Setup of pepper:
==> flow/design.v <==
`timescale 1ns / 1ps
module calculator(rst, clk, en, kernel_weights, in_pix, ack, out_pix, done, write);
	input rst, clk, en, ack;
	input signed [15:0]kernel_weights, in_pix;
	output reg done;
	output reg signed [31:0]out_pix;
	reg signed [31:0]temp;
	reg [4:0]counter;
	output write;
	parameter kernel_size = 3;
	assign write = (counter == (kernel_size*kernel_size)+1);
	always @ (posedge clk) begin
		done <= 0;
		if (rst || en == 0) begin
			counter <= 0;
			temp <= 0;
		end
		else begin
			if (counter < (kernel_size*kernel_size)+2)
				counter <= counter + 1;
			if (counter >= 1 && counter <= (kernel_size*kernel_size))
				temp <= temp + (kernel_weights * in_pix);
			if (counter == (kernel_size*kernel_size)+1) begin
				out_pix <= temp;
				done <= 1;
			end
		end
	end
endmodule
`timescale 1ns / 1ps
module ctrl(clk, en, write, result_addr, base_addrA, base_addrB, addrA, addrB);
	input clk, en, write;
	output reg [13:0]addrA;
	output reg [13:0]addrB;
	input [13:0]base_addrA;
	input [13:0]result_addr;
	input [13:0]base_addrB;
	parameter img_width = 48, kernel_size = 3;
	reg [4:0]count;
	reg [2:0]i;
	always @ (posedge clk)begin
		if(en)begin
			addrA <= addrA + 1;
			addrB <= addrB + 1;
			count <= count + 1;
			if (count >= kernel_size-1) begin
				i <= i+1;
				addrA <= base_addrA + (i+1)*img_width;
				count <= 0;
			end
			if (write)begin
				addrA <= result_addr;
			end
		end
		else begin
			addrA <= base_addrA;
			addrB <= base_addrB;
			count <= 0;
			i <= 0;
		end
	end
endmodule
`timescale 1ns / 1ps
module pixelpointprocessor(rst, en, clk, ack, result_addr, base_addrA, base_addrB, in_pix, kernel_weight, done, addrA, addrB, out_pix);
	input rst, en;
	input clk, ack;
	input [13:0]base_addrA;
	input [13:0]base_addrB;
	input [13:0]result_addr;
	parameter img_width = 48, kernel_size = 3;
	output [13:0] addrA;
	output [13:0] addrB;
	output signed [31:0] out_pix;
	output done;
	wire write;
	input signed [15:0]in_pix, kernel_weight;
	ctrl #(img_width, kernel_size) C1(clk, en, write, result_addr, base_addrA, base_addrB, addrA, addrB);
	calculator #(kernel_size) calc1(rst, clk, en, kernel_weight, in_pix, ack, out_pix, done, write);
endmodule
`timescale 1ns / 1ps
module ctrl_conv2D(rst, en_conv2d, clk, done, base_result_addr, pix_base_addr, kernel_base_addr, pix_addr, kernel_addr, en, ack, result_addr, completed);
	input rst, en_conv2d, clk, done;
	input [13:0]kernel_base_addr;
	input [13:0]pix_base_addr, base_result_addr;
	output reg [13:0]result_addr;
	output reg [13:0]pix_addr;
	output reg [13:0]kernel_addr;
	parameter img_width = 48, kernel_size = 3;
	localparam out_width = img_width - kernel_size + 1;
	output reg en, completed;
	reg busy;
	reg [6:0]col;
	reg [6:0]row;
	output reg ack;
	always @ (posedge clk)begin
		ack <= 0;
		completed <= 0;
		if (rst) begin
			busy <= 0;
			en <= 0;
			pix_addr <= 0;
			kernel_addr <= 0;
			result_addr <= 0;
		end
		else if (!busy) begin
			if (en_conv2d) begin
				busy <= 1;
				pix_addr <= pix_base_addr;
				kernel_addr <= kernel_base_addr;
				result_addr <= base_result_addr;
				col <= 0;
				row <= 0;
			end
		end
		else if (done) begin
			ack <= 1;
			en <= 0;
			result_addr <= result_addr + 1;
			if (col < out_width-1) begin
				col <= col + 1;
				pix_addr <= pix_addr + 1;
			end
			else begin
				col <= 0;
				row <= row + 1;
				pix_addr <= pix_addr + kernel_size;
			end
			if (col == out_width-1 && row == out_width-1) begin
				busy <= 0;
				completed <= 1;
			end
		end
		else if (!en) begin
			en <= 1;
		end
	end
endmodule
`timescale 1ns / 1ps
module Convolution2D(clk, rst, en_conv2d, base_result_addr, pix_base_addr, kernel_base_addr,
							in_pix, completed, pix_done, addrA, addrB, out_pix, kernel_weight
							);
	input signed[15:0]in_pix, kernel_weight;
	input clk, rst, en_conv2d;
	input [13:0]kernel_base_addr;
	input [13:0]pix_base_addr;
	input [13:0]base_result_addr;
	parameter img_width = 48, kernel_size = 3;
	output completed, pix_done;
	output signed[31:0] out_pix;
	output [13:0]addrA, addrB;
	wire en, ack;
	wire [13:0]pix_addr;
	wire [13:0]kernel_addr;
	wire [13:0]result_addr;
	ctrl_conv2D #(img_width, kernel_size) C2(rst, en_conv2d, clk, pix_done, base_result_addr, pix_base_addr, kernel_base_addr, pix_addr, kernel_addr, en, ack, result_addr, completed);	
	pixelpointprocessor #(img_width, kernel_size) P1(rst, en, clk, ack, result_addr, pix_addr, kernel_addr, in_pix, kernel_weight, pix_done, addrA, addrB, out_pix);
endmodule
Settings: LEC_CHECK=0, CAP_MARGIN=20, CORE_MARGIN=2, CORE_UTILIZATION=70, CTS_CLUSTER_DIAMETER=72, CTS_CLUSTER_SIZE=48, SLEW_MARGIN=20; clock period 6.0 ns.
run.sh (not shown) runs the stock make flow with config.mk's settings and CLKGATE_MAP_FILE=.
pepper ran in full, but the layout does not pass; the checks complain about negative setup slack.
For yarrow, these inputs were changed with respect to pepper:
- putting SETUP_SLACK_MARGIN at -0.53 where nothing was set
- clearing CTS_CLUSTER_SIZE, which used to be 48
- swapping 72 for 207 in CTS_CLUSTER_DIAMETER
- swapping 6.0 for 6.9 in the clock period (ns, I/O delays scaled along)
--- outcome ---
Nothing crashed in yarrow and all stages finished; the problem is that the final layout failed, the offending checks being negative setup slack.
As of yarrow, via-per-instance ratio had fallen by more than 10% compared to pepper.
On yarrow: synthesis-to-layout area growth is 8.7 points lower than what pepper gave.
The core utilization in yarrow sits 6.2 points below the value recorded for pepper.
yarrow vs. pepper: mean routed wirelength per cell went down by about 30%.
> inputs changed (yarrow -> sierra)
- clearing SETUP_SLACK_MARGIN, which used to be -0.53
- swapping 70 for 40 in CORE_UTILIZATION
- clearing CTS_CLUSTER_DIAMETER, which used to be 207
- swapping 6.9 for 8.59 in the clock period (ns, I/O delays scaled along)
## What came out
- Finished, but not clean: yarrow, with negative setup slack.
- sierra: PASS, flow complete, no timing, DRC or antenna violations
- Going from yarrow to sierra, the final-layout setup total negative slack was found to have gone up by 1.65 ns.
- sierra vs. yarrow: number of cell instances on the worst register-to-register path grew by 1; routed metal-1 wire length grew by 3100 microns; wire length of the first global-routing pass grew by 2800 microns; slack of the worst reg-to-reg path grew by 1.62 ns; HPWL after detailed placement grew by about 1.5%.
Inputs modified between sierra and fjord:
- swapping 40 for 21 in CORE_UTILIZATION
--- outcome ---
The run showing the greater number of nets at the end of the flow is fjord. fjord vs. sierra: non-clock buffer instance count of the final layout higher, synthesized-area fraction occupied by ao, oa, aoi and oai cells roughly the same, fmax higher.
Here is what was changed in the inputs of cedar compared with fjord.
- swapping 21 for 68 in CORE_UTILIZATION
- putting CTS_CLUSTER_DIAMETER at 50 where nothing was set
- putting CTS_CLUSTER_SIZE at 24 where nothing was set
- swapping 8.59 for 4.42 in the clock period (ns, I/O delays scaled along)
Results
Aggregate negative setup slack | cedar below fjord. cedar -> fjord: number of port buffers flat. Looking at routed wire length across both flows, cedar is the weaker of the two, with fjord ahead. Synthesized cell count: cedar vs fjord identical. The share of the clock period used by the worst path number comes out lower for fjord vs cedar. Compared with fjord, cedar shows a higher utilization. cedar against fjord: non-clock buffer count increased 219, critical path depth increased 9.5%. Although it ran to completion, cedar produced a layout that fails the final checks because of negative setup slack.

========
Starts from the design.v that is shown in full above.
Settings: LEC_CHECK=0, ABC_AREA=1, CAP_MARGIN=10, CORE_MARGIN=2, CORE_UTILIZATION=46, CTS_CLUSTER_DIAMETER=149, CTS_CLUSTER_SIZE=98, PLACE_DENSITY_LB_ADDON=0.2, SLEW_MARGIN=0, TNS_END_PERCENT=30; clock period 10.0 ns.
Then changed:
Settings changed: ABC_AREA 1 to unset, CAP_MARGIN 10 to 20, CELL_PAD_IN_SITES_GLOBAL_PLACEMENT set to 0, CORE_ASPECT_RATIO set to 0.5, CORE_UTILIZATION 46 to 66, CTS_CLUSTER_DIAMETER 149 to 154, CTS_CLUSTER_SIZE 98 to 100, HOLD_SLACK_MARGIN set to 0.26, PLACE_DENSITY_LB_ADDON 0.2 to unset, SLEW_MARGIN 0 to 20, TNS_END_PERCENT 30 to unset.
What happened: Utilization came out higher by 24 points; routed wire length came out lower by about 15%; maximum frequency came out lower by about 5%; die area came out lower by 35%; final cell count came out lower by 22%; register-to-register slack gets worse by 0.34 ns; area after synthesis came out lower by 7.4%; clock skew is about the same; design area came out lower by 7.0%.
Then changed:
Settings changed: CELL_PAD_IN_SITES_GLOBAL_PLACEMENT 0 to unset, CORE_UTILIZATION 66 to 46, CTS_CLUSTER_DIAMETER 154 to 203, CTS_CLUSTER_SIZE 100 to 98, HOLD_SLACK_MARGIN 0.26 to unset, PLACE_DENSITY_LB_ADDON set to 0.2, SETUP_SLACK_MARGIN set to 0.29, TNS_END_PERCENT set to 30.
Outcome: Synthesized area is unchanged. Count of clock-buffer cells in the layout stays the same. Global-route usage fell by 7.9 points. Routed wire length rose by 6.1%. Utilization fell by 23 points. Worst setup slack is better by 0.043 ns. Cell count rose by 7.2%. Via count fell by 2.8%.

========
// Convolution2D: RTL as listed in full above, without the edits since
Settings: LEC_CHECK=0, CAP_MARGIN=10, CELL_PAD_IN_SITES_DETAIL_PLACEMENT=2, CORE_MARGIN=2, CORE_UTILIZATION=40, SLEW_MARGIN=20; clock period 10.0 ns.
==> next run, changes <==
--- a/flow/config.mk
+++ b/flow/config.mk
@@ -6,6 +6,5 @@
 export NUM_CORES = 4
 export LEC_CHECK = 0
-export CAP_MARGIN = 10
-export CELL_PAD_IN_SITES_DETAIL_PLACEMENT = 2
+export CAP_MARGIN = 20
 export CORE_MARGIN = 2
 export CORE_UTILIZATION = 40
=> Setup slack is better by 0.41 ns. Routed wire length went down by 34%. Sequential share of layout area barely changes.
==> next run, changes <==
--- a/flow/config.mk
+++ b/flow/config.mk
@@ -7,5 +7,9 @@
 export LEC_CHECK = 0
 export CAP_MARGIN = 20
+export CELL_PAD_IN_SITES_GLOBAL_PLACEMENT = 2
 export CORE_MARGIN = 2
 export CORE_UTILIZATION = 40
+export CTS_CLUSTER_DIAMETER = 384
+export CTS_CLUSTER_SIZE = 32
+export HOLD_SLACK_MARGIN = -0.08
 export SLEW_MARGIN = 20
Register-to-register slack degrades by 0.04 ns; utilization came out higher by 0.15 points; clock skew stays flat.

========
// Convolution2D: RTL as listed in full above, without the edits since
Settings: LEC_CHECK=0, CAP_MARGIN=20, CORE_MARGIN=2, CORE_UTILIZATION=65, CTS_CLUSTER_DIAMETER=30, CTS_CLUSTER_SIZE=62, PLACE_DENSITY_LB_ADDON=0.01, SETUP_SLACK_MARGIN=1.32, SLEW_MARGIN=20, TNS_END_PERCENT=5; clock period 4.42 ns.
The starting point produced a layout that fails on setup timing.
Then changed:
==> flow/config.mk (replaced) <==
export PLATFORM = sky130hd
export DESIGN_NAME = Convolution2D
export DESIGN_NICKNAME = Convolution2D
export VERILOG_FILES = /design/flow/design.v
export SDC_FILE = /design/flow/constraint.sdc
export NUM_CORES = 4
export LEC_CHECK = 0
export CAP_MARGIN = 20
export CORE_MARGIN = 2
export CORE_UTILIZATION = 68
export CTS_CLUSTER_DIAMETER = 341
export CTS_CLUSTER_SIZE = 24
export SLEW_MARGIN = 20
Outcome: The new run reached the layout checks and failed them: setup timing; via count came out higher by 16%; setup slack loses 0.41 ns; utilization is higher by 7.3 points; hold slack gains 0.0053 ns.
Then changed:
--- a/flow/config.mk
+++ b/flow/config.mk
@@ -9,5 +9,4 @@
 export CORE_MARGIN = 2
 export CORE_UTILIZATION = 68
-export CTS_CLUSTER_DIAMETER = 341
-export CTS_CLUSTER_SIZE = 24
+export CTS_CLUSTER_SIZE = 37
 export SLEW_MARGIN = 20
==> flow/constraint.sdc (replaced) <==
create_clock -name core_clock -period 5.99 [get_ports {clk}]
set_input_delay 1.1980 -clock core_clock [delete_from_list [all_inputs] [get_ports {clk}]]
set_output_delay 1.1980 -clock core_clock [all_outputs]
set_load 0.01 [all_outputs]
What happened: The changed run ran to the end with violations: setup timing. Die size is unchanged. First-iteration DRC count decreases by 30%. Worst setup slack gains 1.5 ns. Clock-buffer cell count climbs by 1. Final cell count fell by 0.83%. Synthesized area stays the same. Global-route usage is lower by 2.1 points. Routed wire length shrinks by 13%. Core utilization falls by 1.7 points.
Then changed:
--- a/flow/config.mk
+++ b/flow/config.mk
@@ -8,5 +8,4 @@
 export CAP_MARGIN = 20
 export CORE_MARGIN = 2
-export CORE_UTILIZATION = 68
-export CTS_CLUSTER_SIZE = 37
+export CORE_UTILIZATION = 66
 export SLEW_MARGIN = 20
==> flow/constraint.sdc (replaced) <==
create_clock -name core_clock -period 6.9 [get_ports {clk}]
set_input_delay 1.3800 -clock core_clock [delete_from_list [all_inputs] [get_ports {clk}]]
set_output_delay 1.3800 -clock core_clock [all_outputs]
set_load 0.01 [all_outputs]
=> The changed run passed the timing, DRC and antenna checks. Synthesized area does not change. Sequential cell count stays the same. Worst hold slack gains 0.0093 ns. Count of clock-buffer cells in the layout is unchanged. Global-route usage goes down by 6.1 points.

========
Starts from the design.v that is shown in full above.
Settings: LEC_CHECK=0, ABC_AREA=1, CAP_MARGIN=10, CELL_PAD_IN_SITES_DETAIL_PLACEMENT=1, CORE_MARGIN=2, CORE_UTILIZATION=40, GPL_TIMING_DRIVEN=0, HOLD_SLACK_MARGIN=0.03, PLACE_DENSITY_LB_ADDON=0.09, SLEW_MARGIN=25; clock period 10.0 ns.
The baseline completed with no timing, DRC or antenna violations.
Edit:
--- a/flow/config.mk
+++ b/flow/config.mk
@@ -8,3 +8,2 @@
-export ABC_AREA = 1
-export CAP_MARGIN = 10
-export CELL_PAD_IN_SITES_DETAIL_PLACEMENT = 1
+export ABC_AREA = 0
+export CAP_MARGIN = 20
@@ -12,0 +12,2 @@
+export CTS_CLUSTER_DIAMETER = 45
+export GPL_ROUTABILITY_DRIVEN = 0
@@ -14,3 +15,5 @@
-export HOLD_SLACK_MARGIN = 0.03
-export PLACE_DENSITY_LB_ADDON = 0.09
-export SLEW_MARGIN = 25
+export HOLD_SLACK_MARGIN = -0.07
+export MAX_ROUTING_LAYER = met4
+export MIN_ROUTING_LAYER = met2
+export PLACE_DENSITY_LB_ADDON = 0.26
+export SLEW_MARGIN = 5
Effect:
- The new run finished clean
- first-iteration DRC count rose to 3.7 times its value
- maximum frequency fell by 7.8%
- hold slack is better by 0.0081 ns
- setup slack is worse by 0.71 ns
- design area fell by 5.4%
- area after synthesis fell by 7.4%
- count of clock-buffer cells in the layout fell by 5
- die area fell by about 7%
Edit:
==> flow/config.mk (replaced) <==
export PLATFORM = sky130hd
export DESIGN_NAME = Convolution2D
export DESIGN_NICKNAME = Convolution2D
export VERILOG_FILES = /design/flow/design.v
export SDC_FILE = /design/flow/constraint.sdc
export NUM_CORES = 4
export LEC_CHECK = 0
export ABC_AREA = 0
export CAP_MARGIN = 10
export CELL_PAD_IN_SITES_DETAIL_PLACEMENT = 1
export CELL_PAD_IN_SITES_GLOBAL_PLACEMENT = 1
export CORE_MARGIN = 2
export CORE_UTILIZATION = 53
export GPL_TIMING_DRIVEN = 1
export HOLD_SLACK_MARGIN = 0.03
export MAX_ROUTING_LAYER = met4
export PLACE_DENSITY_LB_ADDON = 0.08
export SLEW_MARGIN = 0
=> The changed run completed without violations; area after synthesis is unchanged; routed wire length is lower by 1.1%; global-route usage is lower by 4.6 points; count of clock-buffer cells in the layout is higher by 1.
Edit:
==> flow/config.mk (replaced) <==
export PLATFORM = sky130hd
export DESIGN_NAME = Convolution2D
export DESIGN_NICKNAME = Convolution2D
export VERILOG_FILES = /design/flow/design.v
export SDC_FILE = /design/flow/constraint.sdc
export NUM_CORES = 4
export LEC_CHECK = 0
export CAP_MARGIN = 20
export CELL_PAD_IN_SITES_GLOBAL_PLACEMENT = 0
export CORE_MARGIN = 2
export CORE_UTILIZATION = 40
export CTS_CLUSTER_DIAMETER = 154
export CTS_CLUSTER_SIZE = 100
export HOLD_SLACK_MARGIN = -0.08
export SLEW_MARGIN = 20
First-iteration DRC count drops by 13%.
Worst setup slack is better by 0.13 ns.
Worst hold slack degrades by 0.0036 ns.
Count of clock-buffer cells in the layout shrinks by 1.
Area after synthesis stays the same.
Edit:
--- a/flow/config.mk
+++ b/flow/config.mk
@@ -9 +8,0 @@
-export CELL_PAD_IN_SITES_GLOBAL_PLACEMENT = 0
@@ -12,4 +11,2 @@
-export CTS_CLUSTER_DIAMETER = 154
-export CTS_CLUSTER_SIZE = 100
-export HOLD_SLACK_MARGIN = -0.08
-export SLEW_MARGIN = 20
+export PLACE_DENSITY_LB_ADDON = 0.26
+export SLEW_MARGIN = 5
Result:
- The changed run finished with timing, DRC and antenna clean
- flip-flop count is unchanged
- core utilization stays flat
- synthesized area stays the same
- global-route usage came out lower by 0.25 points
- via count came out higher by 0.31%
Edit:
--- a/flow/config.mk
+++ b/flow/config.mk
@@ -8 +8,4 @@
-export CAP_MARGIN = 20
+export ABC_AREA = 1
+export CAP_MARGIN = 10
+export CELL_PAD_IN_SITES_DETAIL_PLACEMENT = 1
+export CELL_PAD_IN_SITES_GLOBAL_PLACEMENT = 1
@@ -11,2 +14,5 @@
-export PLACE_DENSITY_LB_ADDON = 0.26
-export SLEW_MARGIN = 5
+export GPL_TIMING_DRIVEN = 1
+export HOLD_SLACK_MARGIN = 0.03
+export MAX_ROUTING_LAYER = met4
+export PLACE_DENSITY_LB_ADDON = 0.08
+export SLEW_MARGIN = 0
Design area came out higher by a few percent. Maximum frequency goes up by a few percent. Wire length increases by a quarter to a third.
